Design pit, start of the top module:
module pit(
	input               clk,
	input               rst_n,
	output              irq,
	input       [2:0]   io_address,
	input               io_read,
	output reg  [7:0]   io_readdata,
	input               io_write,
	input       [7:0]   io_writedata,
	output              speaker_out,
	input      [27:0]   clock_rate
);
clock: 6.05 ns
lec_check: 0
abc_area: 1
cap_margin: 20
core_margin: 2
core_utilization: 60
cts_cluster_size: 96
slew_margin: 20
run.sh (not shown) runs the stock make flow with config.mk's settings and CLKGATE_MAP_FILE=.
==> next run, changes <==
Settings changed: CORE_UTILIZATION 60 to 72, CTS_CLUSTER_DIAMETER set to 153, CTS_CLUSTER_SIZE 96 to not set, PLACE_DENSITY set to 0.35.
Clock period 6.05 ns to 3.28 ns, I/O delays scaled along.
Outcome: With this change the flow completed and failed the layout checks on setup timing. Global-route usage went up by 10 points. Critical path depth went up by 2. Synthesized cell count does not change. Clock power went up by 100%. Clock skew went up by 0.0061 ns. Cell area went up by 8.9%. Power went up by 130%. Maximum frequency went up by 16%. Register-to-register slack is worse by 2.1 ns. Worst setup slack is worse by 2.1 ns. First-iteration DRC count went up by 59%.
==> next run, changes <==
Settings changed: CTS_CLUSTER_DIAMETER 153 to 29, PLACE_DENSITY 0.35 to 0.41, SETUP_SLACK_MARGIN set to 0.92.
Outcome: This time the run never finished: it broke off in global routing; area after synthesis stays the same; synthesized cell count does not change; die area stays the same.


== run A ==
pit again, from the RTL that the note above started with.
// pit
module pit(
	input               clk,
	input               rst_n,
	output              irq,
	input       [2:0]   io_address,
	input               io_read,
	output reg  [7:0]   io_readdata,
	input               io_write,
	input       [7:0]   io_writedata,
	output              speaker_out,
	input      [27:0]   clock_rate
);
clock: 3.21 ns
lec_check: 0
abc_area: 1
cap_margin: 20
core_margin: 2
core_utilization: 72
cts_cluster_diameter: 100
gpl_routability_driven: 0
max_routing_layer: met4
place_density_lb_addon: 0.06
slew_margin: 20
tns_end_percent: 5
Nothing crashed in run A and all stages finished; the problem is that the final layout failed, the offending checks being setup timing.
The following lists how run B was set up differently from run A:
Settings: a deleted CTS_CLUSTER_DIAMETER that had been 100; a deleted PLACE_DENSITY_LB_ADDON that had been 0.06; a deleted MAX_ROUTING_LAYER that had been met4; an added PLACE_DENSITY of 0.4; a deleted TNS_END_PERCENT that had been 5; a deleted GPL_ROUTABILITY_DRIVEN that had been 0; a change of the clock period (ns, I/O delays scaled along) from 3.21 to 3.62.
[summary]
Each of run A and run B falls short of a clean finish. STATUS run=run B STAGES=ALL_DONE FINAL_CHECKS=FAILED CAUSE=setup timing. In run B the flop share of the area turned out 0.84 points higher than in run A. In the final reports, the cell area of run B is smaller than that of run A. Comparing net switching power of the design for run A and run B, the smaller number came from run B. Between run A and run B, time the final worst path needs with I/O delays and setup decreased. Going from run A to run B, the pin slew with the least headroom to its limit was found to have gone down by 53 ps. HPWL after detailed placement: run A vs run B — no meaningful difference. Comparing run A with run B, the I/O pin total came out essentially unchanged. Capture point of the critical path: sum[22] -> run B, sum[14] -> run A. Chip area in the Yosys report: run A vs run B identical. Highest achievable clock rate went up by more than 10% going from run A to run B. Between run B and run A, it is run B whose net count reported at finish is lower, by 76. Final core area utilization: run B < run A.
### run B -> run C
Settings: ABC_AREA: 1 -> unset; PLACE_DENSITY: 0.4 -> 0.67; the clock period (ns, I/O delays scaled along): 3.62 -> 9.45.
==> comparison <==
Timing startpoint of the critical path: sum[1] -> run C, sum[11] -> run B. Of run C and run B, the run reporting the higher synthesized area per cell was run C. Run comparison: run B slowest cell on the critical path ha_1; run C slowest cell on the critical path a2111oi_1. Between run C and run B, the global routing met2 resource utilization is lower for run C. Status for run C and run B: clean finish in run C only. Summary of run C over run B: layout net count went down 418, switching power went down 69%.
diff inputs: run C => run D
Settings: putting SETUP_SLACK_MARGIN at 1.11 where nothing was set; clearing PLACE_DENSITY, which used to be 0.67; putting CTS_CLUSTER_DIAMETER at 32 where nothing was set; swapping 9.45 for 4.52 in the clock period (ns, I/O delays scaled along).
==> comparison <==
- Where hold slack is concerned, run C is better than run D.
- Comparing run C and run D, fill cell total of the finished layout is lower on run D.
- Summary of run D over run C: pin count of the biggest net entering global routing decreased by about 37% relative to the old numbers, first-pass GRT wire length higher, number of nets in the layout rose 106, multiplexer area fraction after synthesis barely changed.
- Final clock period utilization by the worst path, run C and run D: lower on run C
Power figures rest on the tool's default switching activity, not on a simulated workload.
